==> design/flow/design.v <==
`timescale 1ns / 1ps
module ALUmod(
    input wire [15:0] A,
    input wire [15:0] B,
    input wire [3:0] opcode,
    output reg [15:0] S,
    input wire [3:0] opext,
    output reg [4:0] CLFZN
    );
always@(A,B,opcode,opext) 
	begin
	  casex({opcode, opext})
	    8'b0000_0101:  
		 begin
		   CLFZN = 0;
		   {CLFZN[4], S} = A + B;
			CLFZN[2] = (~A[15]&~B[15]&S[15]) | (A[15]&B[15]&~S[15]);
		 end
		 8'b0101_xxxx:  
		 begin
			CLFZN = 0;		 
		   {CLFZN[4], S} = A + B;
			CLFZN[2] = (~A[15]&~B[15]&S[15]) | (A[15]&B[15]&S[15]);
		 end
		 8'b0000_0110:  
		 begin
			CLFZN = 0;		 
		   {CLFZN[4], S} = A + B;			 
			CLFZN[2] = CLFZN[4];
		 end
		 8'b0110_xxxx:  
		 begin
			CLFZN = 0;
		   {CLFZN[4],S} = A + B;			 
			CLFZN[2] = CLFZN[4];	 
		 end
		8'b0000_1001:  
		begin
			CLFZN = 0;
			S = B - A;			
			if( A[15] != B[15] && B[15] == S[15]) CLFZN[2] = 1'b1;  
		end
		8'b1001_xxxx:  
		begin
			CLFZN = 0;
			S = B - A;			
			if( A[15] != B[15] && B[15] == S[15]) CLFZN[2] = 1'b1;  
		end 
		8'b0011_xxxx:  
		begin
			CLFZN = {1'b0,
				A > B,
				1'b0,
				A == B,
				$signed(A) > $signed(B)};
			S = 0;
		end 
		8'b1011_xxxx:  
		begin
			CLFZN = {1'b0,
						A > B,
						1'b0,
						A == B,
						$signed(A) > $signed(B)};
		   S = 0;
		end 		
		8'b0000_0001:  
		begin
		   CLFZN = 0;  
			S = A & B;
		end
		8'b0000_0010:  
		begin
			CLFZN = 0; 
			S = A | B;
		end
		8'b0000_0011:  
		begin
			CLFZN = 0;
			S = A ^ B;
		end
		8'b0000_0100:  
		begin
			CLFZN = 0;
			S = !A;
		end
		8'b0000_1100:  
		begin
			CLFZN = 0;
			S = A << 1;
		end
		8'b0000_1110:  
		begin
			CLFZN = 0;
			S = A >> 1;
		end
		8'b1110_xxxx:  
		begin
			CLFZN = 0;
			S = A >> 1;
		end
		8'b0000_0111:  
		begin
			CLFZN = 0;
			S = {A[14:0], A[0]};
		end
		8'b0000_1000:  
		begin
			CLFZN = 0;
			S = {A[15], A[15:1]};
		end
		8'b0000_1101:  
		begin
			CLFZN = 0;
			S = A;
		end
		8'b1000_xxxx:  
		begin
			CLFZN = 0;
			S = A;
		end
		8'b0111_xxxx:  
		begin
			CLFZN = 0;
			S = {A[15:8],B[7:0]};
		end
		default:
		begin
			CLFZN = 0;
			S = 0;
		end
	  endcase
	end
endmodule
`timescale 1ns / 1ps
module BusMux(
    input [1:0] Select,
    input [15:0] InputA,
    input [15:0] InputB,
    input [15:0] InputC,
	 input [15:0] InputD,
    output reg [15:0] Output
    );
	always @(*)
	begin
		case(Select)
			2'h0: Output = InputA;
			2'h1: Output = InputB;
			2'h2: Output = InputC;
			2'h3: Output = InputD;
		endcase
	end
endmodule
module Mux2(
    input [0:0] Select,
    input [15:0] InputA,
    input [15:0] InputB,
    output reg [15:0] Output
    );
	always @(*)
	begin
		case(Select)
			2'h0: Output = InputA;
			2'h1: Output = InputB;
		endcase
	end
endmodule
`timescale 1ns / 1ps
module program_counter(
    input Clock,
    input Reset,
    input increment,
	 input [7:0] In,
    input [15:0] ImmIn,
    input WriteEnable,
    output reg [15:0] PC
    );
always @(posedge Clock, negedge Reset)
begin
	if(~Reset)
		begin
		PC <= 16'H0000;
		end
	else if(WriteEnable == 1'b1)
		begin
		PC <= ImmIn;
		end
	else if(increment == 1'b1)
		begin
		PC <= PC + In;
		PC <= {PC[15],PC[15:0]} + {{9{In[7]}},In[7:0]};
		end
	else
		begin
		PC <= PC;
		end
end
endmodule
`timescale 1ns / 1ps
module Processor_Status_Register(
	 input clock,
	 input reset,
	 input enable,
    input [4:0] CZLFM_in,
    output reg[4:0] CZLFN_out 
    );
always@(posedge clock, negedge reset)
begin
	if (~reset)
		CZLFN_out <= 0;
	else	
	if (enable)
		CZLFN_out <= CZLFM_in;
end
endmodule
`timescale 1ns / 1ps
module Reg16(
    input Clock,
    input Reset,
    input Write,
    input [15:0] In,
    output reg [15:0] Out
    );
	always @(posedge Clock, negedge Reset)
	begin
		if (~Reset)
			Out <= 0;
		else if (Write)
			Out <= In;
	end
endmodule
`timescale 1ns / 1ps
module RegFile2(
    input Clock,
    input Reset,
    input WriteEnable,
    input [3:0] SelectInput,
    input [3:0] SelectA,
    input [3:0] SelectB,
    input [15:0] In,
    output [15:0] A,
    output [15:0] B
    ); 
	 reg [15:0] registers [15:0];
	 always @(posedge Clock, negedge Reset)
	 begin
		if (~Reset)
		begin
		registers[0] <= 16'h0000;
		registers[1] <= 16'h0000;
		registers[2] <= 16'h0000;
		registers[3] <= 16'h0000;
		registers[4] <= 16'h0000;
		registers[5] <= 16'h0000;
		registers[6] <= 16'h0000;
		registers[7] <= 16'h0000;
		registers[8] <= 16'h0000;
		registers[9] <= 16'h0000;
		registers[10] <= 16'h0000;
		registers[11] <= 16'h0000;
		registers[12] <= 16'h0000;
		registers[13] <= 16'h0000;
		registers[14] <= 16'h0000;
		registers[15] <= 16'h0000; 
		end
		else
		begin
			if (WriteEnable)
				registers[SelectInput] <= In;
		end
	end 
	assign A = registers[SelectA];
	assign B = registers[SelectB];
endmodule
`timescale 1ns / 1ps
module SystemClock(
    input Clock,
    input Reset,
    output reg [15:0] Time
    );
	reg [15:0] count;
	always @(posedge Clock, negedge Reset)
	begin
		if (~Reset)
			begin
				Time <= 0;
				count <= 0;
			end
		else
			begin
				if (count > 16'h61a8)
					begin
						Time <= Time + 16'h0001;
						count <= 16'h0000;
					end
				else
					count <= count + 16'h0001;
			end
	end
endmodule
`timescale 1ns / 1ps
module CPU_Controller(
    input Clock,
    input Reset,
    input [15:0] INS,
    input [4:0] PSR,
	 input [7:0] GamePad,
	 input [15:0] SerialDataIn,
	 input SerialValid,
	 input [15:0] Time,
    output reg [3:0] OpCode,
    output reg [3:0] OpExt,
    output reg RegWrite,
    output reg [3:0] RegIn,
    output reg [3:0] RegA,
    output reg [3:0] RegB,
    output reg [15:0] Immediate,
	 output reg [7:0] PCImmediate,
    output reg [1:0] SelALU,
    output reg SelMEM,
    output reg MemRW,
    output reg PCWrite,
    output reg PCIncrement,
    output reg PCReset,
    output reg IRReset,
    output reg IRWrite,
    output reg PSRReset,
	 output reg PSREnable,
	 output reg VGAS_R,
	 output reg VGAS_E,
	 output reg VGAR_R,
	 output reg VGAR_E,
	 output reg SerialWrite,
	 output reg SerialRead
    );
	 reg state;
	always@(posedge Clock, negedge Reset)
	begin
		if (~Reset)
		begin
			state <= 0;
		end
		else
		begin
			state <= ~state;
		end
	end
	always@(*)
	begin
		if (~Reset)
		begin
			OpCode = 0;
			OpExt = 0;
			RegWrite = 0;
			RegA = 0;
			RegB = 0; 
			RegIn = 0;
			Immediate = 0; 
			PCImmediate = 0;
			SelALU = 0;
			SelMEM = 0;
			MemRW = 0;
			PCWrite = 0; 
			PCIncrement = 0;
			PCReset = 0;
			IRReset = 0;
			IRWrite = 0;
			PSRReset = 0;
			PSREnable = 0;
		   VGAS_R = 0;
	      VGAS_E = 0;
	      VGAR_R = 0;
	      VGAR_E = 0;
	      SerialWrite = 0;
			SerialRead = 0;
		end
		else  
		begin
		if (~state)
		begin
			OpCode = 0;
			OpExt = 0;
			RegWrite = 0;
			RegA = 0;
			RegB = 0; 
			RegIn = 0;
			Immediate = 0; 
			PCImmediate = 0;
			SelALU = 0;
			SelMEM = 1;
			MemRW = 0;
			IRWrite = 1;
			PCWrite = 0;
			PCIncrement = 0;
			PCReset = 1;
			IRReset = 1;
			PSRReset = 1;
			PSREnable = 0;
			VGAS_R = 1;
	      VGAS_E = 0;
	      VGAR_R = 1;
	      VGAR_E = 0;
	      SerialWrite = 0;
			SerialRead = 0;
		end
		else
			begin
				PSREnable = 1;
			casex (INS[15:0])
				16'b0000_xxxx_xxxx_xxxx:
					begin
						OpCode = INS[15:12];
						OpExt = INS[11:8];
						RegWrite = 1'b1; 
						RegIn = INS[3:0];
						RegA = INS[7:4];
						RegB = INS[3:0];
						PCImmediate = 8'h01; 
						Immediate = 16'h0000; 
						SelALU = 2'b01; 
						SelMEM = 1'b0; 
						MemRW = 1'b0;
						IRWrite = 1'b0;
						PCWrite = 1'b0;
						PCIncrement = 1'b1; 
						PCReset = 1'b1;
						IRReset = 1'b1;
						PSRReset = 1'b1;
						VGAS_R = 1;
						VGAS_E = 0;
						VGAR_R = 1;
						VGAR_E = 0;
						SerialWrite = 0;
						SerialRead = 0;	
					end
				16'b0001_0000_xxxx_xxxx:
				begin
						OpCode = 4'h0;
						OpExt = 4'h0;
						RegWrite = 1'b0; 
						RegIn = 4'b0;
						RegA = 4'b0;
						RegB = 4'b0;
						if(PSR[1] == 1 || PSR[0] == 1)
							PCImmediate = 8'h01;
						else
							PCImmediate = 8'h02; 
						Immediate = 16'h0000; 
						SelALU = 2'b01; 
						SelMEM = 1'b0; 
						MemRW = 1'b0;
						IRWrite = 1'b0;
						PCWrite = 1'b0;
						PCIncrement = 1'b1; 
						PCReset = 1'b1;
						IRReset = 1'b1;
						PSRReset = 1'b1;
						VGAS_R = 1;
						VGAS_E = 0;
						VGAR_R = 1;
						VGAR_E = 0;
						SerialWrite = 0;
						SerialRead = 0;
				end
				16'b0001_0001_xxxx_xxxx:
				begin
						OpCode = 4'h0;
						OpExt = 4'h0;
						RegWrite = 1'b0; 
						RegIn = 4'b0;
						RegA = 4'b0;
						RegB = 4'b0;
						if(PSR[3] == 1 || PSR[1] == 1)
							PCImmediate = 8'h01;
						else
							PCImmediate = 8'h02; 
						Immediate = 16'h0000; 
						SelALU = 2'b01; 
						SelMEM = 1'b0; 
						MemRW = 1'b0;
						IRWrite = 1'b0;
						PCWrite = 1'b0;
						PCIncrement = 1'b1; 
						PCReset = 1'b1;
						IRReset = 1'b1;
						PSRReset = 1'b1;
						VGAS_R = 1;
						VGAS_E = 0;
						VGAR_R = 1;
						VGAR_E = 0;
						SerialWrite = 0;
						SerialRead = 0;	
				end
				16'b0001_0010_xxxx_xxxx:
				begin
						OpCode = 4'h0;
						OpExt = 4'h0;
						RegWrite = 1'b0; 
						RegIn = 4'b0;
						RegA = 4'b0;
						RegB = 4'b0;
						if(PSR[1] == 1)
							PCImmediate = 8'h01;
						else
							PCImmediate = 8'h02; 
						Immediate = 16'h0000; 
						SelALU = 2'b01; 
						SelMEM = 1'b0; 
						MemRW = 1'b0;
						IRWrite = 1'b0;
						PCWrite = 1'b0;
						PCIncrement = 1'b1; 
						PCReset = 1'b1;
						IRReset = 1'b1;
						PSRReset = 1'b1;
						VGAS_R = 1;
						VGAS_E = 0;
						VGAR_R = 1;
						VGAR_E = 0;
						SerialWrite = 0;
						SerialRead = 0;	
				end
				16'b0001_0011_xxxx_xxxx:
				begin
						OpCode = 4'h0;
						OpExt = 4'h0;
						RegWrite = 1'b0; 
						RegIn = 4'b0;
						RegA = 4'b0;
						RegB = 4'b0;
						if(PSR[1] == 0 && PSR[0] == 0)
							PCImmediate = 8'h01;
						else
							PCImmediate = 8'h02; 
						Immediate = 16'h0000; 
						SelALU = 2'b01; 
						SelMEM = 1'b0; 
						MemRW = 1'b0;
						IRWrite = 1'b0;
						PCWrite = 1'b0;
						PCIncrement = 1'b1; 
						PCReset = 1'b1;
						IRReset = 1'b1;
						PSRReset = 1'b1;
						VGAS_R = 1;
						VGAS_E = 0;
						VGAR_R = 1;
						VGAR_E = 0;
						SerialRead = 0;
						SerialWrite = 0;						
				end
				16'b0001_0100_xxxx_xxxx:
				begin
						OpCode = 4'h0;
						OpExt = 4'h0;
						RegWrite = 1'b0; 
						RegIn = 4'b0;
						RegA = 4'b0;
						RegB = 4'b0;
						if(PSR[3] == 0)
							PCImmediate = 8'h01;
						else
							PCImmediate = 8'h02; 
						Immediate = 16'h0000; 
						SelALU = 2'b01; 
						SelMEM = 1'b0; 
						MemRW = 1'b0;
						IRWrite = 1'b0;
						PCWrite = 1'b0;
						PCIncrement = 1'b1; 
						PCReset = 1'b1;
						IRReset = 1'b1;
						PSRReset = 1'b1;
						VGAS_R = 1;
						VGAS_E = 0;
						VGAR_R = 1;
						VGAR_E = 0;
						SerialRead = 0;
						SerialWrite = 0;						
				end				
				16'b0011_xxxx_xxxx_xxxx:
				begin 
						OpCode = INS[15:12];
						OpExt = INS[11:8];
						RegWrite = 1'b0;
						RegIn = 4'h0;
						RegA = INS[7:4];
						RegB = INS[3:0];
						PCImmediate = 8'h01;
						Immediate = 16'h0000; 
						SelALU = 2'b01; 
						SelMEM = 1'b0; 
						MemRW = 1'b0;
						IRWrite = 1'b0;
						PCWrite = 1'b0;
						PCIncrement = 1'b1; 
						PCReset = 1'b1;
						IRReset = 1'b1;
						PSRReset = 1'b1;
						VGAS_R = 1;
						VGAS_E = 0;
						VGAR_R = 1;
						VGAR_E = 0;
						SerialRead = 0;
						SerialWrite = 0;						
				end
				16'b0101_xxxx_xxxx_xxxx:
				begin
						OpCode = INS[15:12];
						OpExt = INS[11:8];
						RegWrite = 1'b1;
						RegIn = INS[3:0];
						RegA = 4'h0;
						RegB = INS[3:0];
						PCImmediate = 8'h01;
						Immediate = {{8{INS[11]}},INS[11:4]}; 
						SelALU = 2'b00; 
						SelMEM = 1'b0; 
						MemRW = 1'b0;
						IRWrite = 1'b0;
						PCWrite = 1'b0;
						PCIncrement = 1'b1; 
						PCReset = 1'b1;
						IRReset = 1'b1;
						PSRReset = 1'b1;
						VGAS_R = 1;
						VGAS_E = 0;
						VGAR_R = 1;
						VGAR_E = 0;
						SerialRead = 0;
						SerialWrite = 0;						
				end
				16'b0110_xxxx_xxxx_xxxx:
				begin
						OpCode = INS[15:12];
						OpExt = INS[11:8];
						RegWrite = 1'b1;
						RegIn = INS[3:0];
						RegA = 4'h0;
						RegB = INS[3:0];
						PCImmediate = 8'h01;
						Immediate = {{8{1'b0}},INS[11:4]}; 
						SelALU = 2'b00; 
						SelMEM = 1'b0; 
						MemRW = 1'b0;
						IRWrite = 1'b0;
						PCWrite = 1'b0;
						PCIncrement = 1'b1; 
						PCReset = 1'b1;
						IRReset = 1'b1;
						PSRReset = 1'b1;
						VGAS_R = 1;
						VGAS_E = 0;
						VGAR_R = 1;
						VGAR_E = 0;
						SerialRead = 0;
						SerialWrite = 0;						
				end
				16'b0111_xxxx_xxxx_xxxx:
				begin
						OpCode = INS[15:12];
						OpExt = INS[11:8];
						RegWrite = 1'b1;
						RegIn = INS[3:0];
						RegA = 4'h0;
						RegB = INS[3:0];
						PCImmediate = 8'h01;
						Immediate = {INS[11:4],{8{1'b0}}}; 
						SelALU = 2'b00; 
						SelMEM = 1'b0; 
						MemRW = 1'b0;
						IRWrite = 1'b0;
						PCWrite = 1'b0;
						PCIncrement = 1'b1; 
						PCReset = 1'b1;
						IRReset = 1'b1;
						PSRReset = 1'b1;
						VGAS_R = 1;
						VGAS_E = 0;
						VGAR_R = 1;
						VGAR_E = 0;
						SerialRead = 0;
						SerialWrite = 0;						
				end		
				16'b1000_xxxx_xxxx_xxxx:
				begin
						OpCode = INS[15:12];
						OpExt = INS[11:8];
						RegWrite = 1'b1;
						RegIn = INS[3:0];
						RegA = 4'h0;
						RegB = INS[3:0];
						PCImmediate = 8'h01;
						Immediate = {{8{1'b0}},INS[11:4]}; 
						SelALU = 2'b00; 
						SelMEM = 1'b0; 
						MemRW = 1'b0;
						IRWrite = 1'b0;
						PCWrite = 1'b0;
						PCIncrement = 1'b1; 
						PCReset = 1'b1;
						IRReset = 1'b1;
						PSRReset = 1'b1;
						VGAS_R = 1;
						VGAS_E = 0;
						VGAR_R = 1;
						VGAR_E = 0;
						SerialRead = 0;
						SerialWrite = 0;						
				end
				16'b1001_xxxx_xxxx_xxxx:
				begin
						OpCode = INS[15:12];
						OpExt = INS[11:8];
						RegWrite = 1'b1;
						RegIn = INS[3:0];
						RegA = 4'h0;
						RegB = INS[3:0];
						PCImmediate = 8'h01;
						Immediate = {{8{INS[11]}},INS[11:4]}; 
						SelALU = 2'b00; 
						SelMEM = 1'b0; 
						MemRW = 1'b0;
						IRWrite = 1'b0;
						PCWrite = 1'b0;
						PCIncrement = 1'b1; 
						PCReset = 1'b1;
						IRReset = 1'b1;
						PSRReset = 1'b1;
						VGAS_R = 1;
						VGAS_E = 0;
						VGAR_R = 1;
						VGAR_E = 0;
						SerialRead = 0;
						SerialWrite = 0;						
				end
				16'b1010_0000_xxxx_xxxx:
				begin
						OpCode = 4'h0;
						OpExt = 4'h0;
						RegWrite = 1'b0; 
						RegIn = 4'b0;
						RegA = 4'b0;
						RegB = 4'b0;
						if(PSR[1] == 1 || PSR[0] == 1)
							PCImmediate = INS[7:0];
						else
							PCImmediate = 8'h01; 
						Immediate = 16'h0000; 
						SelALU = 2'b01; 
						SelMEM = 1'b0; 
						MemRW = 1'b0;
						IRWrite = 1'b0;
						PCWrite = 1'b0;
						PCIncrement = 1'b1; 
						PCReset = 1'b1;
						IRReset = 1'b1;
						PSRReset = 1'b1;
						VGAS_R = 1;
						VGAS_E = 0;
						VGAR_R = 1;
						VGAR_E = 0;
						SerialRead = 0;
						SerialWrite = 0;						
				end
				16'b1010_0001_xxxx_xxxx:
				begin
						OpCode = 4'h0;
						OpExt = 4'h0;
						RegWrite = 1'b0; 
						RegIn = 4'b0;
						RegA = 4'b0;
						RegB = 4'b0;
						if(PSR[3] == 1 || PSR[1] == 1)
							PCImmediate = INS[7:0];
						else
							PCImmediate = 8'h01; 
						Immediate = 16'h0000; 
						SelALU = 2'b01; 
						SelMEM = 1'b0; 
						MemRW = 1'b0;
						IRWrite = 1'b0;
						PCWrite = 1'b0;
						PCIncrement = 1'b1; 
						PCReset = 1'b1;
						IRReset = 1'b1;
						PSRReset = 1'b1;
						VGAS_R = 1;
						VGAS_E = 0;
						VGAR_R = 1;
						VGAR_E = 0;
						SerialRead = 0;
						SerialWrite = 0;						
				end
				16'b1010_0010_xxxx_xxxx:
				begin
						OpCode = 4'h0;
						OpExt = 4'h0;
						RegWrite = 1'b0; 
						RegIn = 4'b0;
						RegA = 4'b0;
						RegB = 4'b0;
						if(PSR[1] == 1)
							PCImmediate = INS[7:0];
						else
							PCImmediate = 8'h01; 
						Immediate = 16'h0000; 
						SelALU = 2'b01; 
						SelMEM = 1'b0; 
						MemRW = 1'b0;
						IRWrite = 1'b0;
						PCWrite = 1'b0;
						PCIncrement = 1'b1; 
						PCReset = 1'b1;
						IRReset = 1'b1;
						PSRReset = 1'b1;
						VGAS_R = 1;
						VGAS_E = 0;
						VGAR_R = 1;
						VGAR_E = 0;
						SerialRead = 0;
						SerialWrite = 0;						
				end
				16'b1010_0011_xxxx_xxxx:
				begin
						OpCode = 4'h0;
						OpExt = 4'h0;
						RegWrite = 1'b0; 
						RegIn = 4'b0;
						RegA = 4'b0;
						RegB = 4'b0;
						if(PSR[1] == 0 && PSR[0] == 0)
							PCImmediate = INS[7:0];
						else
							PCImmediate = 8'h01; 
						Immediate = 16'h0000; 
						SelALU = 2'b01; 
						SelMEM = 1'b0; 
						MemRW = 1'b0;
						IRWrite = 1'b0;
						PCWrite = 1'b0;
						PCIncrement = 1'b1; 
						PCReset = 1'b1;
						IRReset = 1'b1;
						PSRReset = 1'b1;
						VGAS_R = 1;
						VGAS_E = 0;
						VGAR_R = 1;
						VGAR_E = 0;
						SerialRead = 0;
						SerialWrite = 0;						
				end
				16'b1010_0100_xxxx_xxxx:
				begin
						OpCode = 4'h0;
						OpExt = 4'h0;
						RegWrite = 1'b0; 
						RegIn = 4'b0;
						RegA = 4'b0;
						RegB = 4'b0;
						if(PSR[3] == 0)
							PCImmediate = INS[7:0];
						else
							PCImmediate = 8'h01; 
						Immediate = 16'h0000; 
						SelALU = 2'b01; 
						SelMEM = 1'b0; 
						MemRW = 1'b0;
						IRWrite = 1'b0;
						PCWrite = 1'b0;
						PCIncrement = 1'b1; 
						PCReset = 1'b1;
						IRReset = 1'b1;
						PSRReset = 1'b1;
						VGAS_R = 1;
						VGAS_E = 0;
						VGAR_R = 1;
						VGAR_E = 0;
						SerialRead = 0;
						SerialWrite = 0;						
				end
				16'b1010_0101_xxxx_xxxx:
				begin
						OpCode = 4'h0;
						OpExt = 4'h0;
						RegWrite = 1'b0; 
						RegIn = 4'b0;
						RegA = 4'b0;
						RegB = 4'b0;
						PCImmediate = INS[7:0]; 
						Immediate = 16'h0000; 
						SelALU = 2'b01; 
						SelMEM = 1'b0; 
						MemRW = 1'b0;
						IRWrite = 1'b0;
						PCWrite = 1'b0;
						PCIncrement = 1'b1; 
						PCReset = 1'b1;
						IRReset = 1'b1;
						PSRReset = 1'b1;
						VGAS_R = 1;
						VGAS_E = 0;
						VGAR_R = 1;
						VGAR_E = 0;
						SerialRead = 0;
						SerialWrite = 0;						
				end				
				16'b1100_0000_xxxx_xxxx:
				begin
						OpCode = 4'b0000;
						OpExt = 4'b1101;
						RegWrite = 1'b0; 
						RegIn = 4'b0;
						RegA = INS[7:4];
						RegB = 4'b0;
						PCImmediate = 8'h00;
						Immediate = 16'h0000; 
						SelALU = 2'b01; 
						SelMEM = 1'b0; 
						MemRW = 1'b0;
						IRWrite = 1'b0;
						PCWrite = 1'b1;
						PCIncrement = 1'b0; 
						PCReset = 1'b1;
						IRReset = 1'b1;
						PSRReset = 1'b1;
						VGAS_R = 1;
						VGAS_E = 0;
						VGAR_R = 1;
						VGAR_E = 0;
						SerialRead = 0;
						SerialWrite = 0;						
				end
				16'b1100_0001_xxxx_xxxx:
				begin
						OpCode = 4'b0000;
						OpExt = 4'b1101;
						RegWrite = 1'b1; 
						RegIn = INS[3:0];
						RegA = 4'b0;
						RegB = 4'b0;
						PCImmediate = 8'h01;
						Immediate = 16'h0000; 
						SelALU = 2'b11; 
						SelMEM = 1'b0; 
						MemRW = 1'b0;
						IRWrite = 1'b0;
						PCWrite = 1'b0;
						PCIncrement = 1'b1; 
						PCReset = 1'b1;
						IRReset = 1'b1;
						PSRReset = 1'b1;
						VGAS_R = 1;
						VGAS_E = 0;
						VGAR_R = 1;
						VGAR_E = 0;
						SerialRead = 0;
						SerialWrite = 0;						
				end
				16'b1011_xxxx_xxxx_xxxx:
				begin 
						OpCode = INS[15:12];
						OpExt = INS[11:8];
						RegWrite = 1'b0;
						RegIn = 4'h0;
						RegA = INS[7:4];
						RegB = INS[3:0];
						PCImmediate = 8'h01;
						Immediate = {{8{INS[11]}},INS[11:4]}; 
						SelALU = 2'b00; 
						SelMEM = 1'b0; 
						MemRW = 1'b0;
						IRWrite = 1'b0;
						PCWrite = 1'b0;
						PCIncrement = 1'b1; 
						PCReset = 1'b1;
						IRReset = 1'b1;
						PSRReset = 1'b1;
						VGAS_R = 1;
						VGAS_E = 0;
						VGAR_R = 1;
						VGAR_E = 0;
						SerialRead = 0;
						SerialWrite = 0;						
				end
				16'b0100_0000_XXXX_XXXX:
				begin
						OpCode = 4'b0000;
						OpExt = 4'b1101;
						RegWrite = 1'b1;
						RegIn = INS[3:0];
						RegA = 4'h0;
						RegB = INS[7:4];
						PCImmediate = 8'h01;
						Immediate = 16'h0000; 
						SelALU = 2'b10; 
						SelMEM = 1'b0; 
						MemRW = 1'b0;
						IRWrite = 1'b0;
						PCWrite = 1'b0;
						PCIncrement = 1'b1; 
						PCReset = 1'b1;
						IRReset = 1'b1;
						PSRReset = 1'b1;
						VGAS_R = 1;
						VGAS_E = 0;
						VGAR_R = 1;
						VGAR_E = 0;
						SerialRead = 0;
						SerialWrite = 0;						
				end
				16'b0100_0001_XXXX_XXXX:
				begin
						OpCode = 4'b0000;
						OpExt = 4'b1101;
						RegWrite = 1'b0;
						RegIn = 4'h0;
						RegA = INS[3:0];
						RegB = INS[7:4];
						PCImmediate = 8'h01;
						Immediate = 16'h0000; 
						SelALU = 2'b01; 
						SelMEM = 1'b0; 
						MemRW = 1'b1;
						IRWrite = 1'b1;
						PCWrite = 1'b0;
						PCIncrement = 1'b1; 
						PCReset = 1'b1;
						IRReset = 1'b1;
						PSRReset = 1'b1;
						VGAS_R = 1;
						VGAS_E = 0;
						VGAR_R = 1;
						VGAR_E = 0;
						SerialRead = 0;
						SerialWrite = 0;						
				end
				16'b1101_0000_xxxx_xxxx:
				begin
						OpCode = 4'b0000;
						OpExt = 4'b1101;
						RegWrite = 1'b0;
						RegIn = 4'h0;
						RegA = INS[7:4];
						RegB = 4'h0;
						PCImmediate = 8'h01;
						Immediate = 16'h0000; 
						SelALU = 2'b01; 
						SelMEM = 1'b0; 
						MemRW = 1'b0;
						IRWrite = 1'b0;
						PCWrite = 1'b0;
						PCIncrement = 1'b1; 
						PCReset = 1'b1;
						IRReset = 1'b1;
						PSRReset = 1'b1;
						VGAS_R = 1;
						VGAS_E = 1;
						VGAR_R = 1;
						VGAR_E = 0;
						SerialRead = 0;
						SerialWrite = 0;						
				end	
				16'b1101_0001_xxxx_xxxx:
				begin
						OpCode = 4'b0000;
						OpExt = 4'b1101;
						RegWrite = 1'b0;
						RegIn = 4'h0;
						RegA = INS[7:4];
						RegB = 4'h0;
						PCImmediate = 8'h01;
						Immediate = 16'h0000; 
						SelALU = 2'b01; 
						SelMEM = 1'b0; 
						MemRW = 1'b0;
						IRWrite = 1'b0;
						PCWrite = 1'b0;
						PCIncrement = 1'b1; 
						PCReset = 1'b1;
						IRReset = 1'b1;
						PSRReset = 1'b1;
						VGAS_R = 1;
						VGAS_E = 0;
						VGAR_R = 1;
						VGAR_E = 1;
						SerialRead = 0;
						SerialWrite = 0;						
				end	
				16'b1101_0010_xxxx_xxxx:
				begin
						OpCode = 4'b0000;
						OpExt = 4'b1101;
						RegWrite = SerialValid; 
						RegIn = INS[3:0];
						RegA = 4'b0;
						RegB = 4'b0;
						if(~SerialValid)
							PCImmediate = 8'h01;
						else
							PCImmediate = 8'h02; 
						Immediate = SerialDataIn; 
						SelALU = 2'b00; 
						SelMEM = 1'b0; 
						MemRW = 1'b0;
						IRWrite = 1'b0;
						PCWrite = 1'b0;
						PCIncrement = 1'b1; 
						PCReset = 1'b1;
						IRReset = 1'b1;
						PSRReset = 1'b1;
						VGAS_R = 1;
						VGAS_E = 0;
						VGAR_R = 1;
						VGAR_E = 0;
						SerialRead = 1;
						SerialWrite = 0;						
				end
				16'b1101_0011_xxxx_xxxx:
				begin
						OpCode = 4'b0000;
						OpExt = 4'b1101;
						RegWrite = 1'b0; 
						RegIn = 4'b0;
						RegA = INS[7:4];
						RegB = 4'b0;
						PCImmediate = 8'h01; 
						Immediate = 16'h0000; 
						SelALU = 2'b01; 
						SelMEM = 1'b0; 
						MemRW = 1'b0;
						IRWrite = 1'b0;
						PCWrite = 1'b0;
						PCIncrement = 1'b1; 
						PCReset = 1'b1;
						IRReset = 1'b1;
						PSRReset = 1'b1;
						VGAS_R = 1;
						VGAS_E = 0;
						VGAR_R = 1;
						VGAR_E = 0;
						SerialRead = 0;
						SerialWrite = 1;						
				end				
				16'b1101_0100_xxxx_xxxx:
				begin
						OpCode = 4'b0000;
						OpExt = 4'b1101;
						RegWrite = 1'b1;
						RegIn = INS[3:0];
						RegA = 4'h0;
						RegB = 4'h0;
						PCImmediate = 8'h01;
						Immediate = {8'h00,GamePad[7:0]}; 
						SelALU = 2'b00; 
						SelMEM = 1'b0; 
						MemRW = 1'b0;
						IRWrite = 1'b0;
						PCWrite = 1'b0;
						PCIncrement = 1'b1; 
						PCReset = 1'b1;
						IRReset = 1'b1;
						PSRReset = 1'b1;
						VGAS_R = 1;
						VGAS_E = 0;
						VGAR_R = 1;
						VGAR_E = 0;
						SerialRead = 0;
						SerialWrite = 0;						
				end
				16'b1101_0101_xxxx_xxxx:
				begin
						OpCode = 4'b0000;
						OpExt = 4'b1101;
						RegWrite = 1'b1;
						RegIn = INS[3:0];
						RegA = 4'h0;
						RegB = 4'h0;
						PCImmediate = 8'h01;
						Immediate = Time; 
						SelALU = 2'b00; 
						SelMEM = 1'b0; 
						MemRW = 1'b0;
						IRWrite = 1'b0;
						PCWrite = 1'b0;
						PCIncrement = 1'b1; 
						PCReset = 1'b1;
						IRReset = 1'b1;
						PSRReset = 1'b1;
						VGAS_R = 1;
						VGAS_E = 0;
						VGAR_R = 1;
						VGAR_E = 0;
						SerialRead = 0;
						SerialWrite = 0;						
				end								
				16'bXXXX_XXXX_XXXX_XXXX:
				begin
						OpCode = 0;
						OpExt = 0;
						RegWrite = 1'b0;
						RegIn = 0;
						RegA = 0;
						RegB = 0;
						PCImmediate = 8'h01;
						Immediate = {{8{1'b1}},INS[11:4]}; 
						SelALU = 2'b00; 
						SelMEM = 2'b00; 
						MemRW = 1'b0;
						IRWrite = 1'b0;
						PCWrite = 1'b0;
						PCIncrement = 1'b1; 
						PCReset = 1'b1;
						IRReset = 1'b1;
						PSRReset = 1'b1;
						VGAS_R = 1;
						VGAS_E = 0;
						VGAR_R = 1;
						VGAR_E = 0;
						SerialRead = 0;
						SerialWrite = 0;						
				end
			endcase
			end
		end
	end
endmodule
`timescale 1ns / 1ps
module CPU(
    input Clock,
    input Reset,
    input [15:0] Mem_Data,
	 input SerialValid,
	 input [15:0] SerialDataIn,
	 input [7:0] GamePad,
    output [15:0] Mem_Addr,
    output Mem_Write,
    output [15:0] Data_Out,
	 output [15:0] VGA_Start,
	 output [15:0] VGA_Row,
	 output SerialSend,
	 output SerialRead,
	 output [15:0] SerialDataOut
    );
	 wire [15:0] INS_TO_CPU;
	 wire [4:0] PSR_TO_CPU;
	 wire [3:0] OpCode;
	 wire [3:0] OpExt;
	 wire [3:0] RegIn;
	 wire [3:0] RegA;
	 wire [3:0] RegB;
	 wire [15:0] Immediate;
	 wire [7:0] PCImmediate;
	 wire [1:0] SelALU;
	 wire [15:0] A_to_Mux;
	 wire [15:0] A_to_ALU;
	 wire [15:0] B;
	 wire [15:0] S;
	 wire [15:0] PC_OUT;
	 wire [4:0] ALU_TO_PSR;
	 wire [15:0] Time;
	 CPU_Controller CPU_Control(Clock, Reset, INS_TO_CPU, PSR_TO_CPU, 
											GamePad, SerialDataIn, SerialValid, Time,
											OpCode, OpExt, RegWrite, RegIn, RegA, RegB, 
											Immediate, PCImmediate, SelALU, SelMEM, 
											Mem_Write, PCWrite, PCIncrement, 
											PCReset, IRReset, IRWrite, PSRReset, PSREnable,
											VGAS_R, VGAS_E, VGAR_R, VGAR_E,
											SerialSend, SerialRead);
	 RegFile2 rf(Clock, Reset, RegWrite, RegIn, RegA, RegB, S, A_to_Mux, B);
	 ALUmod brain(A_to_ALU, B, OpCode, S, OpExt, ALU_TO_PSR);
	 BusMux alu_mux(SelALU, Immediate, A_to_Mux, Mem_Data, PC_OUT, A_to_ALU);
	 Mux2 mem_mux(SelMEM, B, PC_OUT, Mem_Addr);
	 program_counter pc(Clock, PCReset, PCIncrement, PCImmediate, S, PCWrite, PC_OUT);
	 Processor_Status_Register psr( Clock, PSRReset, PSREnable, ALU_TO_PSR, PSR_TO_CPU);
	 Reg16 InstructionRegister( Clock, IRReset,IRWrite, Mem_Data, INS_TO_CPU);
	 Reg16 VGASRegister( Clock, VGAS_R, VGAS_E, S, VGA_Start);
	 Reg16 VGARRegister( Clock, VGAR_R, VGAR_E, S, VGA_Row);
	 SystemClock timer(Clock, Reset, Time);
	 assign Data_Out = S;
	 assign SerialDataOut = S;
endmodule
==> design/flow/run.sh <==
#!/bin/bash
# the make line also repeats each setting of config.mk as NAME=value (left out here)
make -C /OpenROAD-flow-scripts/flow DESIGN_CONFIG=/design/flow/config.mk WORK_HOME=/design/flow/orfs CLKGATE_MAP_FILE= finish
==> design/flow/config.mk <==
export PLATFORM = sky130hd
export DESIGN_NAME = CPU
export DESIGN_NICKNAME = CPU
export VERILOG_FILES = /design/flow/design.v
export SDC_FILE = /design/flow/constraint.sdc
export NUM_CORES = 4
export LEC_CHECK = 0
export CAP_MARGIN = 40
export CORE_MARGIN = 2
export CORE_UTILIZATION = 70
export CTS_CLUSTER_DIAMETER = 366
export PLACE_DENSITY_LB_ADDON = 0.01
export SETUP_SLACK_MARGIN = 2.77
export SLEW_MARGIN = 20
==> design/flow/constraint.sdc <==
create_clock -name core_clock -period 9.75 [get_ports {Clock}]
set_input_delay 1.9500 -clock core_clock [delete_from_list [all_inputs] [get_ports {Clock}]]
set_output_delay 1.9500 -clock core_clock [all_outputs]
set_load 0.01 [all_outputs]
==> results.cfg, run 1 <==
; generated from flow reports
[synthesis]
xor_share_pct = 1.49
syn_avg_cell_area_um2 = 8.88
synth_stat.cells = 2645
synthCells = 2645
ys_seq_share_pct = 37.9
fa_ha_area_share_pct = 4.62
yosysMostFrequentCell = dfrtp_1
edf_count = 0
async_flop_share_pct = 100
ys.flop_type = dfrtp_1
synthMuxAreaShare_pct = 6.43
syn_nets = 2773
synthTopCellsByCount = dfrtp_1 (356), nor2_1 (260), a21oi_1 (213)
ys_sh_aoi_pct = 27.1
ys_top_logic_family = AND-OR/OR-AND gates
yosys.cell_types.count = 101
area_leaders = dfrtp_1 (38%), mux2_2 (6.1%), a21oi_1 (4.5%)
syn_area_um2 = 23500
top_area_cell = dfrtp_1
netlist.area_leader.share_pct = 37.9
synth_warnings = 23
ys_seq_elements = 356
synthSimpleGateAreaFrac_pct = 16.7
synth_chip_area_um2 = 23500

[floorplanning]
fp_util_pct = 70.6
chipArea_um2 = 35000
die_h_um = 187
core_region_area_um2 = 33300
num_io_pins = 126
rows = 67
die_width_um = 187

[placed_design]
hpwlAfterDp_mm = 69.6
place.gp.congestion = 1.32
placed_cell_area_um2 = 25800
io_buffers = 125

[run_status]
status = stopped before the end
run.stop_error = [ERROR GRT-0228] Horizontal edge usage exceeds the maximum allowed. (9, 17) usage=65535 limit=3200
stop_stage = 5_1_grt

[clocking]
htreeDepth = 2
cts.sinks = 356
cts-root-buf = clkbuf_16
numCtsBuffers = 38
clockBufferDepth = 3
## repair_timing
action / CTS
gates cloned: 9
gates resized: 314
endpoints found under the hold margin: 0
buffers inserted: 81
hold buffers: 0
endpoints found under the setup margin: 164
pin swaps: 100
## per-stage QoR
stage	worst slack (ps)	cells	power, mW	hold slack, ps	setup TNS (ps)
after floorplan	1060	2645	3.47	445	0
after global placement	-70.4	3127	4.38	463	-353
after detailed placement	-144	3140	4.46	462	-719
after CTS	1200	3297	6.27	474	0
==> run 2: changes to the inputs <==
ABC_AREA = 0   (was default)
CAP_MARGIN = 20   (was 40)
CTS_CLUSTER_DIAMETER = 201   (was 366)
CTS_CLUSTER_SIZE = 36   (was default)
PLACE_DENSITY_LB_ADDON = default   (was 0.01)
SETUP_SLACK_MARGIN = 0.67   (was 2.77)
clock period = 6.44 ns   (was 9.75 ns; I/O delays follow)
==> run 2 against run 1 <==
Compared with the run above: the run again fails in 5_1_grt; synthesized cell count did not move; synthesized area did not move; die size is the same.
==> results.cfg, run 2 <==
; generated from flow reports
[floorplanning]
core_region_area_um2 = 33300
fp_util_pct = 70.6
die_h_um = 187
die_width_um = 187
chipArea_um2 = 35000
rows = 67
num_io_pins = 126

[synthesis]
synth_chip_area_um2 = 23500
ys.flop_type = dfrtp_1
ys_seq_elements = 356
synth_stat.cells = 2645
fa_ha_area_share_pct = 4.62
yosys.cell_types.count = 101
async_flop_share_pct = 100
synthCells = 2645
synthMuxAreaShare_pct = 6.43
syn_area_um2 = 23500
syn_avg_cell_area_um2 = 8.88
yosysMostFrequentCell = dfrtp_1
ys_seq_share_pct = 37.9
ys_top_logic_family = AND-OR/OR-AND gates
synthSimpleGateAreaFrac_pct = 16.7
syn_nets = 2773
netlist.area_leader.share_pct = 37.9
ys_sh_aoi_pct = 27.1
area_leaders = dfrtp_1 (38%), mux2_2 (6.1%), a21oi_1 (4.5%)
edf_count = 0
synthTopCellsByCount = dfrtp_1 (356), nor2_1 (260), a21oi_1 (213)
top_area_cell = dfrtp_1
xor_share_pct = 1.49
synth_warnings = 23

[clocking]
numCtsBuffers = 13
cts_hold_buf = 0
htreeDepth = 1
clockBufferDepth = 3
cts.sinks = 356
cts-root-buf = clkbuf_16

[placed_design]
hpwlAfterDp_mm = 79.2
pre_cts_slack_ps = -1560
io_buffers = 125
place.gp.congestion = 1.26

[run_status]
status = stopped before the end
run.stop_error = [ERROR GRT-0116] Global routing finished with congestion. Check the congestion regions in the DRC Viewer.
stop_stage = 5_1_grt

[global_routing]
grtUsageTotal_pct = 86.6
gr-total-overflow = 321
-- run 2: stage by stage --
step,area (um^2),setup TNS (ps),hold slack (ps),std cells,total power [mW]
4_1_cts,31300,-14610,496,3646,9.17
3_5_place_dp,28900,-47080,469,3542,7.52
3_3_place_gp,28900,-28670,463,3542,7.33
2_1_floorplan,24000,-9970,445,2645,5.29
-- run 2: repair_timing --
action	CTS
setup endpoints to repair	256
pin swaps	167
buffers inserted	87
gates resized	458
cloned	3
-- run 2: metal layers --
metal | GRT overflow | GRT usage, %
met2 | 152 | 97.8
met3 | 27 | 77.3
met5 | 1 | 50.0
met4 | 126 | 85.9
met1 | 15 | 86.7
==> run 3: changes to the inputs <==
ABC_AREA = default   (was 0)
CORE_UTILIZATION = 58   (was 70)
CTS_CLUSTER_DIAMETER = default   (was 201)
CTS_CLUSTER_SIZE = default   (was 36)
PLACE_DENSITY = 0.6   (was default)
SETUP_SLACK_MARGIN = default   (was 0.67)
clock period = 10.6 ns   (was 6.44 ns; I/O delays follow)
==> run 3 against run 2 <==
Compared with the run above: the run now finishes clean; die size is 20% higher; synthesized cell count stayed put; synthesized area stayed put.
==> results.cfg, run 3 <==
; synthesis and place-and-route metrics
[global_routing]
grtUsageTotal_pct = 50.5
grt_pass1_vias = 24000
grt_pass1_wl_mm = 156
gr-total-overflow = 0
antenna_found_initial = 4
grt_max_degree = 77

[run_status]
status = timing/DRC/antenna clean

[sta]
fin_ws_ps = 212
finalCriticalPeriod_ps = 10390
relSlewSlack_pct = 19.7
drv_slew = 0
tightest_slew_ps = 1200
skew_ps = 29.7
whs_ps = 482
setup_viol = 0
timing.final.crit_share_pct = 98.0
setup-tns-final_ps = 0
hold_viol_final = 0
rsz0062_at_grt = no
fmax_ghz = 0.0963

[power]
internal-power_mw = 3.31
top_power_group = combinational logic
power.total_mw = 5.75
powerDensity_nw_per_um2 = 212
sequentialPower_mw = 1.90
p_clk_mw = 1.49
clock_power_share_pct = 26.0
swShare_pct = 42.4
power_leakage_nw = 11.7
comb_power_share_pct = 41.0
seqPwrFrac_pct = 33.1
p_comb_mw = 2.35
p_sw_mw = 2.44
vdd_drop_max_uv = 197

[floorplanning]
die_width_um = 205
fp_util_pct = 59.0
chipArea_um2 = 42100
core_region_area_um2 = 39800
num_io_pins = 126
die_h_um = 205
rows = 73

[synthesis]
synthCells = 2645
synth_chip_area_um2 = 23500
top_area_cell = dfrtp_1
syn_avg_cell_area_um2 = 8.88
async_flop_share_pct = 100
synthTopCellsByCount = dfrtp_1 (356), nor2_1 (260), a21oi_1 (213)
ys_seq_elements = 356
ys.flop_type = dfrtp_1
ys_sh_aoi_pct = 27.1
synthMuxAreaShare_pct = 6.43
xor_share_pct = 1.49
netlist.area_leader.share_pct = 37.9
ys_seq_share_pct = 37.9
syn_nets = 2773
synth_warnings = 23
area_leaders = dfrtp_1 (38%), mux2_2 (6.1%), a21oi_1 (4.5%)
ys_top_logic_family = AND-OR/OR-AND gates
yosys.cell_types.count = 101
fa_ha_area_share_pct = 4.62
yosysMostFrequentCell = dfrtp_1
synthSimpleGateAreaFrac_pct = 16.7
synth_stat.cells = 2645
syn_area_um2 = 23500
edf_count = 0

[setup_path]
crit_cells = 25
crit_type = in2out
worstSetupEndpoint = SerialDataOut[15]
crit_buf_inv = 6
r2r.worst_path.cells = 22
path_max_fanout = 26
critical_path.top_delay_family = AND-OR/OR-AND gates
r2r_end = pc.PC[14]
critPathArrivalTime_ps = 8270
r2r_slack_ps = 2820
startpoint = Reset
cp_slowest_cell = or4b_1
cp_common_cell = buf_4
critical_path.endpoint_type = primary output
start_kind = primary input
r2r_start = InstructionRegister.Out[8]
crit_required_ps = 8480
slowest_delay_ps = 670

[routing]
wire_per_inst_um = 32.5
drt_iter0_drc = 4987
wl_mm = 107
antenna_left = 0
first_pass_iters = 14
viasPerCell = 7.60
drc = 0
vias = 25000

[final_layout]
post-route-util_pct = 68.2
area_growth_pct = 15.6
fillCellCount = 3156
instances_no_fill = 3292
fin_area_um2 = 27200
nets = 2864

[clocking]
cts-root-buf = clkbuf_16
cts.sinks = 356
clockBufferDepth = 3
numCtsBuffers = 38
htreeDepth = 2
clk_pin_slew_ps = 60
cts_tree = yes
cts_hold_buf = 0
insertion_delay_ps = 600

[hold_path]
hold_end = VGASRegister.Out[2]
min_path_cells = 2
hp-class = reg2reg
worstHoldStart = VGASRegister.Out[2]

[flow_run]
max_cap_violations = 0
warnings = 77

[placed_design]
place_inst = 3219
io_buffers = 125
place.gp.congestion = 1.16
pre_cts_slack_ps = 191
placed_cell_area_um2 = 25700
hpwlAfterDp_mm = 76.2
==> run 3: layer usage <==
layer  track usage (%)  vias to the layer above  part of all wire, %
met4              36.0                        6                  9.3
met1              61.1                    12000                   34
met5                 0                        -                 0.13
met2              73.1                     2228                   41
li1                  -                    10100                    -
met3              20.0                      693                   15
==> run 3: repair_timing <==
action,CTS,global route
buffers inserted,0,0
gates resized,0,9
setup endpoints to repair,0,14
==> run 3: cell type report <==
cell class | instances | area [um^2] | area share, %
Sequential cell | 356 | 8910 | 32.8
Clock buffer | 54 | 1110 | 4.09
Timing Repair Buffer | 278 | 2440 | 9.00
Tap cell | 525 | 657 | 2.42
Clock inverter | 16 | 275 | 1.01
Antenna cell | 1 | 2.50 | 0.00921
Multi-Input combinational cell | 1972 | 13400 | 49.4
Inverter | 90 | 339 | 1.25
==> run 4: changes to the inputs <==
CORE_UTILIZATION = 39   (was 58)
clock period = 16.0 ns   (was 10.6 ns; I/O delays follow)
==> run 4 against run 3 <==
Compared with the run above: still clean on timing, DRC and antenna; hold slack lost 1.3 ps; routed wire length rose by 5.8%; critical path depth unchanged; register-to-register slack better by 4500 ps; clock skew shrank 5.8 ps; cell count rose by 6.2%; worst setup slack improved by 1400 ps; die size grew 48%; highest routed layer unchanged.
==> results.cfg, run 4 <==
; synthesis and place-and-route metrics
[run_status]
status = timing/DRC/antenna clean

[sta]
whs_ps = 481
fmax_ghz = 0.0697
setup-tns-final_ps = 0
finalCriticalPeriod_ps = 14350
setup_viol = 0
drv_slew = 0
relSlewSlack_pct = 23.8
timing.final.crit_share_pct = 89.7
tightest_slew_ps = 1140
rsz0062_at_grt = no
skew_ps = 23.8
hold_viol_final = 0

[power]
powerDensity_nw_per_um2 = 141
p_sw_mw = 1.61
vdd_drop_max_uv = 90.6
swShare_pct = 42.3
seqPwrFrac_pct = 32.7
power.total_mw = 3.81
top_power_group = combinational logic
p_clk_mw = 1.01
comb_power_share_pct = 40.7
internal-power_mw = 2.20
sequentialPower_mw = 1.25
p_comb_mw = 1.55
power_leakage_nw = 11.5
clock_power_share_pct = 26.6

[synthesis]
edf_count = 0
yosysMostFrequentCell = dfrtp_1
top_area_cell = dfrtp_1
synth_warnings = 23
synthMuxAreaShare_pct = 6.43
fa_ha_area_share_pct = 4.62
async_flop_share_pct = 100
yosys.cell_types.count = 101
syn_nets = 2773
synth_stat.cells = 2645
synthSimpleGateAreaFrac_pct = 16.7
synth_chip_area_um2 = 23500
xor_share_pct = 1.49
ys_sh_aoi_pct = 27.1
synthCells = 2645
area_leaders = dfrtp_1 (38%), mux2_2 (6.1%), a21oi_1 (4.5%)
ys_seq_elements = 356
netlist.area_leader.share_pct = 37.9
ys.flop_type = dfrtp_1
ys_top_logic_family = AND-OR/OR-AND gates
synthTopCellsByCount = dfrtp_1 (356), nor2_1 (260), a21oi_1 (213)
syn_area_um2 = 23500
syn_avg_cell_area_um2 = 8.88
ys_seq_share_pct = 37.9

[hold_path]
worstHoldStart = VGARRegister.Out[14]
hold_end = VGARRegister.Out[14]
hp-class = reg2reg
min_path_cells = 2

[global_routing]
antenna_found_initial = 6
grt_pass1_wl_mm = 163
busiest_layer = met2
grt_pass1_vias = 22900
gr-usage-met1_pct = 45.9
global_route.usage.met2_pct = 54.6
gr-total-overflow = 0
grt_max_degree = 88
use_met3_pct = 8.40
grtUsageTotal_pct = 35.5

[clocking]
htreeDepth = 2
numCtsBuffers = 41
cts_tree = yes
cts_hold_buf = 0
cts.sinks = 356
cts-root-buf = clkbuf_16
post_cts_buffers = 0
clk_pin_slew_ps = 60
insertion_delay_ps = 590
cts_resized = 0
clockBufferDepth = 3

[flow_run]
warnings = 75
max_cap_violations = 0

[setup_path]
r2r.worst_path.cells = 21
crit_required_ps = 12800
slowest_delay_ps = 810
critical_path.endpoint_type = primary output
startpoint = Reset
crit_cells = 25
worstSetupEndpoint = SerialDataOut[14]
r2r_end = rf.registers[9][13]
critPathArrivalTime_ps = 11150
crit_buf_inv = 6
r2r_slack_ps = 7330
start_kind = primary input
r2r_start = InstructionRegister.Out[13]
cp_slowest_cell = a2111oi_0
critical_path.top_delay_family = AND-OR/OR-AND gates
cp_common_cell = inv_1
path_max_fanout = 87
crit_type = in2out

[placed_design]
io_buffers = 125
hpwlAfterDp_mm = 81.0
place_inst = 3426
place.gp.congestion = 1.02

[floorplanning]
chipArea_um2 = 62200
core_region_area_um2 = 59200
die_width_um = 249
fp_util_pct = 39.7
die_h_um = 249
rows = 89
num_io_pins = 126

[routing]
wl_mm = 113
drc = 0
antenna_left = 0
first_pass_iters = 11
drt_iter0_drc = 3228
viasPerCell = 6.80
vias = 23800
wire_per_inst_um = 32.4

[final_layout]
area_growth_pct = 15.4
instances_no_fill = 3497
post-route-util_pct = 45.8
nets = 2825
[run 4: area by class of cell]
| type | count | area (um^2) |
|---|---|---|
| Antenna cell | 1 | 2.50 |
| Clock buffer | 55 | 1160 |
| Clock inverter | 14 | 255 |
| Fill cell | 5782 | 32100 |
| Inverter | 90 | 339 |
| Multi-Input combinational cell | 1972 | 13400 |
| Sequential cell | 356 | 8910 |
| Tap cell | 773 | 967 |
| Timing Repair Buffer | 236 | 2100 |
[run 4: metrics by stage]
stage	area (um^2)	worst slack, ps
after floorplan	23500	4010
after global placement	25700	1960
after detailed placement	25700	1870
after CTS	27100	1810
after global routing	27100	1190
final	27100	1650
[run 4: layer usage]
layer	share of wire, %	vias to the layer above
met4	6.6	4
met2	43	1604
li1	-	10000
met1	40	11700
met5	0.022	-
met3	10	415
==> run 5: changes to the inputs <==
CAP_MARGIN = 35   (was 20)
CORE_MARGIN = 4   (was 2)
CORE_UTILIZATION = 33   (was 39)
CTS_CLUSTER_SIZE = 42   (was default)
GPL_TIMING_DRIVEN = 0   (was default)
MAX_ROUTING_LAYER = met4   (was default)
PLACE_DENSITY = default   (was 0.6)
PLACE_DENSITY_LB_ADDON = 0.16   (was default)
SLEW_MARGIN = 15   (was 20)
clock period = 8.91 ns   (was 16.0 ns; I/O delays follow)
==> run 5 against run 4 <==
Compared with the run above: die size increased by 21%; design area increased by 16%; clock-buffer cell count increased by 12; flip-flop count unchanged; global-route usage increased by 3.7 points; the layout now fails its checks (setup timing); critical endpoint is now SerialDataOut[11]; largest power group unchanged; synthesized area unchanged; clock skew decreased by 4.8 ps; sequential share of layout area decreased by 4.4 points; clock power increased by 87%; combinational power increased by 140%; utilization decreased by 1.2 points.
==> results.cfg, run 5 <==
; synthesis and place-and-route metrics
[run_status]
status = finished with violations
check.faults = setup timing

[setup_path]
worstSetupEndpoint = SerialDataOut[11]
crit_type = reg2out
slowest_delay_ps = 580
crit_chain = or4b_1 > clkbuf_1 > o2111a_1 > o41ai_4 > and3_2 > clkbuf_1 > buf_8 > a22oi_1 > nand4_1 > o22a_1 > ha_2 > inv_1 > nor2_1 > o2111ai_1 > and3_2 > nor2_1 > a22o_1 > mux2_4 > a211oi_4 > clkbuf_8 > inv_1 > buf_4 > buf_2
crit_required_ps = 7130
crit_cells = 23
crit_buf_inv = 8
critPathArrivalTime_ps = 7130
path_max_fanout = 8
r2r.worst_path.cells = 24
critical_path.endpoint_type = primary output
r2r_end = rf.registers[1][13]
start_kind = flip-flop
startpoint = InstructionRegister.Out[15]
cp_slowest_cell = o41ai_4
critical_path.top_delay_family = AND-OR/OR-AND gates
r2r_slack_ps = 1620
r2r_start = InstructionRegister.Out[15]

[synthesis]
synth_warnings = 23
ys_top_logic_family = AND-OR/OR-AND gates
ys.flop_type = dfrtp_1
syn_nets = 2773
synthMuxAreaShare_pct = 6.43
yosysMostFrequentCell = dfrtp_1
ys_sh_aoi_pct = 27.1
synth_stat.cells = 2645
syn_area_um2 = 23500
synth_chip_area_um2 = 23500
ys_seq_elements = 356
fa_ha_area_share_pct = 4.62
top_area_cell = dfrtp_1
netlist.area_leader.share_pct = 37.9
synthSimpleGateAreaFrac_pct = 16.7
syn_avg_cell_area_um2 = 8.88
xor_share_pct = 1.49
yosys.cell_types.count = 101
edf_count = 0
ys_seq_share_pct = 37.9
area_leaders = dfrtp_1 (38%), mux2_2 (6.1%), a21oi_1 (4.5%)
async_flop_share_pct = 100
synthCells = 2645
synthTopCellsByCount = dfrtp_1 (356), nor2_1 (260), a21oi_1 (213)

[clocking]
clockBufferDepth = 3
numCtsBuffers = 44
cts_tree = yes
insertion_delay_ps = 600
cts.sinks = 356
cts-root-buf = clkbuf_16
clk_pin_slew_ps = 60
htreeDepth = 2

[power]
powerDensity_nw_per_um2 = 251
swShare_pct = 43.4
p_sw_mw = 3.41
power_leakage_nw = 13.2
p_comb_mw = 3.73
vdd_drop_max_uv = 136
clock_power_share_pct = 24.1
internal-power_mw = 4.45
p_clk_mw = 1.89
seqPwrFrac_pct = 28.5
sequentialPower_mw = 2.24
top_power_group = combinational logic
comb_power_share_pct = 47.4

[hold_path]
hp-class = reg2reg
min_path_cells = 2
hold_end = VGARRegister.Out[9]
worstHoldStart = VGARRegister.Out[9]

[floorplanning]
fp_util_pct = 33.4
die_h_um = 275
num_io_pins = 126
die_width_um = 275
rows = 97
chipArea_um2 = 75500
core_region_area_um2 = 70300

[global_routing]
grt_max_degree = 87
gr-total-overflow = 0
grt_pass1_wl_mm = 203
antenna_found_initial = 8
grt_pass1_vias = 25400
grtUsageTotal_pct = 39.2

[sta]
relSlewSlack_pct = 32.9
whs_ps = 479
fmax_ghz = 0.112
setup_viol = 1
fin_ws_ps = -5.05
tightest_slew_ps = 1010
finalCriticalPeriod_ps = 8920
drv_slew = 0
rsz0062_at_grt = yes
hold_viol_final = 0
timing.final.crit_share_pct = 100
skew_ps = 19.0

[placed_design]
io_buffers = 125
pre_cts_slack_ps = -4520
place.gp.congestion = 1.03
hpwlAfterDp_mm = 110

[final_layout]
fillCellCount = 6888
nets = 3147
area_growth_pct = 33.4
post-route-util_pct = 44.6

[routing]
dr.max_layer_used = met4
drc = 0
first_pass_iters = 10
viasPerCell = 6.49
drt_iter0_drc = 4075
antenna_left = 0
wire_per_inst_um = 36.8
wl_met2_mm = 64.0
wl_mm = 147
met1_length_mm = 59.5
vias = 26000
wl_met3_mm = 13.6

[flow_run]
max_cap_violations = 0
warnings = 77
-- run 5: cell type report --
type                    instances  area (um^2)  area share, %
repair buffers                350         3500           11.2
clock inverters                13          193          0.615
flip-flops and latches        356         8910           28.4
multi-input cells            1972        14500           46.4
inverters                      90          357           1.14
diodes                          9         22.5         0.0719
well taps                     940         1180           3.75
clock buffers                  67         1300           4.14
plain buffers                 205         1340           4.26
-- run 5: layer usage --
| metal | up-vias | GRT usage [%] |
|---|---|---|
| li1 | 10700 | - |
| met1 | 13100 | 49.7 |
| met2 | 1658 | 58.6 |
| met3 | 447 | 8.36 |
| met4 | 0 | 21.0 |
| met5 | - | - |
-- run 5: repair_timing --
| action | CTS | global route |
|---|---|---|
| buffers inserted | 105 | 33 |
| gates resized | 413 | 73 |
| hold buffers | 0 | 0 |
| pin swaps | 90 | 59 |
| gates cloned | 7 | 0 |
| endpoints found under the setup margin | 256 | 32 |
-- run 5: stage by stage --
step | cell area (um^2) | setup TNS, ps | instances | total power, mW
floorplan | 23500 | 0 | 2645 | 3.66
global placement | 25900 | -8934170 | 3710 | 5.12
detailed placement | 27000 | -427350 | 3789 | 5.26
CTS | 31000 | -1510 | 3966 | 7.69
global route | 31300 | -402 | 4000 | 8.13
finish | 31300 | -5.05 | 4002 | 7.86
==> run 6: changes to the inputs <==
CAP_MARGIN = 15   (was 35)
CELL_PAD_IN_SITES_DETAIL_PLACEMENT = 2   (was default)
CORE_MARGIN = 2   (was 4)
CORE_UTILIZATION = 40   (was 33)
CTS_CLUSTER_DIAMETER = 73   (was default)
CTS_CLUSTER_SIZE = 55   (was 42)
GPL_ROUTABILITY_DRIVEN = 0   (was default)
HOLD_SLACK_MARGIN = -0.01   (was default)
MIN_ROUTING_LAYER = met1   (was default)
PLACE_DENSITY_LB_ADDON = 0.26   (was 0.16)
SETUP_SLACK_MARGIN = 0.26   (was default)
SLEW_MARGIN = 5   (was 15)
clock period = 13.0 ns   (was 8.91 ns; I/O delays follow)
==> run 6 against run 5 <==
Compared with the run above: synthesized area stayed put; the flow now stops in 5_1_grt; die size is 20% lower; synthesized cell count stayed put.
==> results.cfg, run 6 <==
; generated from flow reports
[synthesis]
edf_count = 0
yosys.cell_types.count = 101
syn_nets = 2773
ys_seq_share_pct = 37.9
synth_chip_area_um2 = 23500
syn_area_um2 = 23500
synthSimpleGateAreaFrac_pct = 16.7
synth_stat.cells = 2645
syn_avg_cell_area_um2 = 8.88
ys_top_logic_family = AND-OR/OR-AND gates
ys.flop_type = dfrtp_1
netlist.area_leader.share_pct = 37.9
fa_ha_area_share_pct = 4.62
synthMuxAreaShare_pct = 6.43
yosysMostFrequentCell = dfrtp_1
area_leaders = dfrtp_1 (38%), mux2_2 (6.1%), a21oi_1 (4.5%)
ys_seq_elements = 356
async_flop_share_pct = 100
synth_warnings = 23
synthTopCellsByCount = dfrtp_1 (356), nor2_1 (260), a21oi_1 (213)
ys_sh_aoi_pct = 27.1
xor_share_pct = 1.49
top_area_cell = dfrtp_1
synthCells = 2645

[clocking]
cts-root-buf = clkbuf_16
numCtsBuffers = 28
htreeDepth = 1
cts.sinks = 356
clockBufferDepth = 3

[global_routing]
gr-total-overflow = 158
grtUsageTotal_pct = 68.5

[run_status]
stop_stage = 5_1_grt
run.stop_error = [ERROR GRT-0116] Global routing finished with congestion. Check the congestion regions in the DRC Viewer.
status = stopped before the end

[floorplanning]
rows = 88
die_h_um = 246
die_width_um = 246
chipArea_um2 = 60700
core_region_area_um2 = 57900
num_io_pins = 126
fp_util_pct = 40.6

[placed_design]
io_buffers = 125
placed_cell_area_um2 = 25900
hpwlAfterDp_mm = 111
## run 6: stage by stage
stage | setup slack [ps] | cells | setup TNS (ps) | power (mW)
2_1_floorplan | 2210 | 2645 | 0 | 2.51
3_3_place_gp | -13490 | 3535 | -5564660 | 3.34
3_5_place_dp | -2520 | 3543 | -37420 | 3.60
4_1_cts | 224 | 3604 | 0 | 4.72
## run 6: timing repair
action / CTS
hold buffers: 0
pin swaps: 5
setup endpoints to repair: 32
buffers inserted: 6
cloned: 3
resized: 113
## run 6: per-layer routing
layer / GRT usage, % / overflow
met1: 68.8 / 7
met2: 82.4 / 67
met3: 53.5 / 9
met4: 62.7 / 75
met5: - / -
==> run 7: changes to the inputs <==
CAP_MARGIN = 20   (was 15)
CELL_PAD_IN_SITES_DETAIL_PLACEMENT = default   (was 2)
CORE_UTILIZATION = 29   (was 40)
CTS_CLUSTER_DIAMETER = default   (was 73)
CTS_CLUSTER_SIZE = default   (was 55)
GPL_ROUTABILITY_DRIVEN = default   (was 0)
GPL_TIMING_DRIVEN = default   (was 0)
HOLD_SLACK_MARGIN = default   (was -0.01)
MAX_ROUTING_LAYER = default   (was met4)
MIN_ROUTING_LAYER = default   (was met1)
PLACE_DENSITY = 0.6   (was default)
PLACE_DENSITY_LB_ADDON = default   (was 0.26)
SETUP_SLACK_MARGIN = default   (was 0.26)
SLEW_MARGIN = 20   (was 5)
clock period = 12.8 ns   (was 13.0 ns; I/O delays follow)
==> run 7 against run 6 <==
Compared with the run above: now clean on timing, DRC and antenna; synthesized area unchanged; die size up 37%; synthesized cell count unchanged.
==> results.cfg, run 7 <==
; synthesis and place-and-route metrics
[setup_path]
worstSetupEndpoint = Data_Out[14]
start_kind = primary input
cp_slowest_cell = nor2_1
crit_required_ps = 10240
crit_buf_inv = 5
r2r_end = pc.PC[14]
r2r_start = InstructionRegister.Out[14]
path_max_fanout = 26
r2r.worst_path.cells = 20
r2r_slack_ps = 3910
crit_cells = 21
slowest_delay_ps = 880
critPathArrivalTime_ps = 9620
startpoint = Reset
critical_path.endpoint_type = primary output
crit_chain = buf_8 > and2_2 > o311a_1 > o211a_1 > nor2_1 > buf_4 > o22ai_1 > o31ai_2 > inv_1 > ha_1 > nor2b_1 > o21ai_0 > a21oi_1 > o211ai_1 > a2111oi_0 > o31ai_1 > o31ai_1 > o221a_2 > o2111a_1 > inv_1 > clkdlybuf4s50_1
critical_path.top_delay_family = AND-OR/OR-AND gates
crit_type = in2out

[synthesis]
ys.flop_type = dfrtp_1
edf_count = 0
synthCells = 2645
synth_warnings = 23
async_flop_share_pct = 100
ys_seq_share_pct = 37.9
synthSimpleGateAreaFrac_pct = 16.7
synthTopCellsByCount = dfrtp_1 (356), nor2_1 (260), a21oi_1 (213)
yosys.cell_types.count = 101
xor_share_pct = 1.49
synthMuxAreaShare_pct = 6.43
netlist.area_leader.share_pct = 37.9
syn_avg_cell_area_um2 = 8.88
top_area_cell = dfrtp_1
syn_area_um2 = 23500
ys_seq_elements = 356
synth_chip_area_um2 = 23500
ys_sh_aoi_pct = 27.1
area_leaders = dfrtp_1 (38%), mux2_2 (6.1%), a21oi_1 (4.5%)
synth_stat.cells = 2645
ys_top_logic_family = AND-OR/OR-AND gates
syn_nets = 2773
yosysMostFrequentCell = dfrtp_1
fa_ha_area_share_pct = 4.62

[floorplanning]
die_width_um = 289
rows = 104
num_io_pins = 126
chipArea_um2 = 83300
core_region_area_um2 = 80400
die_h_um = 289
fp_util_pct = 29.2

[power]
powerDensity_nw_per_um2 = 173
swShare_pct = 42.8
sequentialPower_mw = 1.55
top_power_group = combinational logic
internal-power_mw = 2.74
clock_power_share_pct = 26.3
power.total_mw = 4.79
seqPwrFrac_pct = 32.3
vdd_drop_max_uv = 112
comb_power_share_pct = 41.4
p_sw_mw = 2.05
power_leakage_nw = 11.6
p_clk_mw = 1.26
p_comb_mw = 1.98

[clocking]
insertion_delay_ps = 620
clk_pin_slew_ps = 60
cts_hold_buf = 0
numCtsBuffers = 40
cts.sinks = 356
cts_resized = 0
clockBufferDepth = 3
post_cts_buffers = 0
cts-root-buf = clkbuf_16
htreeDepth = 2
cts_tree = yes

[sta]
whs_ps = 478
setup_viol = 0
relSlewSlack_pct = 22.2
setup-tns-final_ps = 0
skew_ps = 66.0
rsz0062_at_grt = no
drv_slew = 0
fmax_ghz = 0.0821
hold_viol_final = 0
tightest_slew_ps = 1170
timing.final.crit_share_pct = 95.1
finalCriticalPeriod_ps = 12180

[final_layout]
area_growth_pct = 18.0
fillCellCount = 8298
fin_area_um2 = 27700
nets = 2851

[routing]
first_pass_iters = 9
wire_per_inst_um = 29.0
wl_mm = 111
antenna_left = 0
viasPerCell = 6.20
vias = 23700
drc = 0
drt_iter0_drc = 4062

[hold_path]
min_path_cells = 2
hp-class = reg2reg
worstHoldStart = VGASRegister.Out[9]
hold_end = VGASRegister.Out[9]

[run_status]
status = timing/DRC/antenna clean

[flow_run]
max_cap_violations = 0
warnings = 78

[global_routing]
grt_pass1_wl_mm = 159
antenna_found_initial = 6
grt_pass1_vias = 22400
grtUsageTotal_pct = 26.0
gr-total-overflow = 0
grt_max_degree = 136

[placed_design]
io_buffers = 125
placed_cell_area_um2 = 26300
place.gp.congestion = 1.02
hpwlAfterDp_mm = 78.9
[run 7: through the flow]
stage	std cells	util, %	worst slack (ps)
floorplan	2645	-	2090
detailed placement	3741	32.7	919
finish	3817	34.5	623
global placement	3741	32.7	955
global route	3814	34.5	189
CTS	3814	34.5	882
[run 7: layout make-up]
class / instances / area, um^2 / share of cell area (%)
well taps: 1060 / 1330 / 4.78
flip-flops and latches: 356 / 8910 / 32.1
diodes: 3 / 7.51 / 0.0271
clock buffers: 54 / 1120 / 4.05
multi-input cells: 1972 / 13400 / 48.3
clock inverters: 19 / 294 / 1.06
inverters: 90 / 339 / 1.22
repair buffers: 263 / 2330 / 8.40
[run 7: layer usage]
metal | up-vias | track usage, % | routed length [um]
li1 | 10100 | - | -
met2 | 1637 | 38.1 | 46200
met5 | - | 0.739 | 128
met4 | 6 | 13.1 | 6340
met1 | 11600 | 34.4 | 44700
met3 | 391 | 8.02 | 13400
Power and IR drop assume default switching activity.
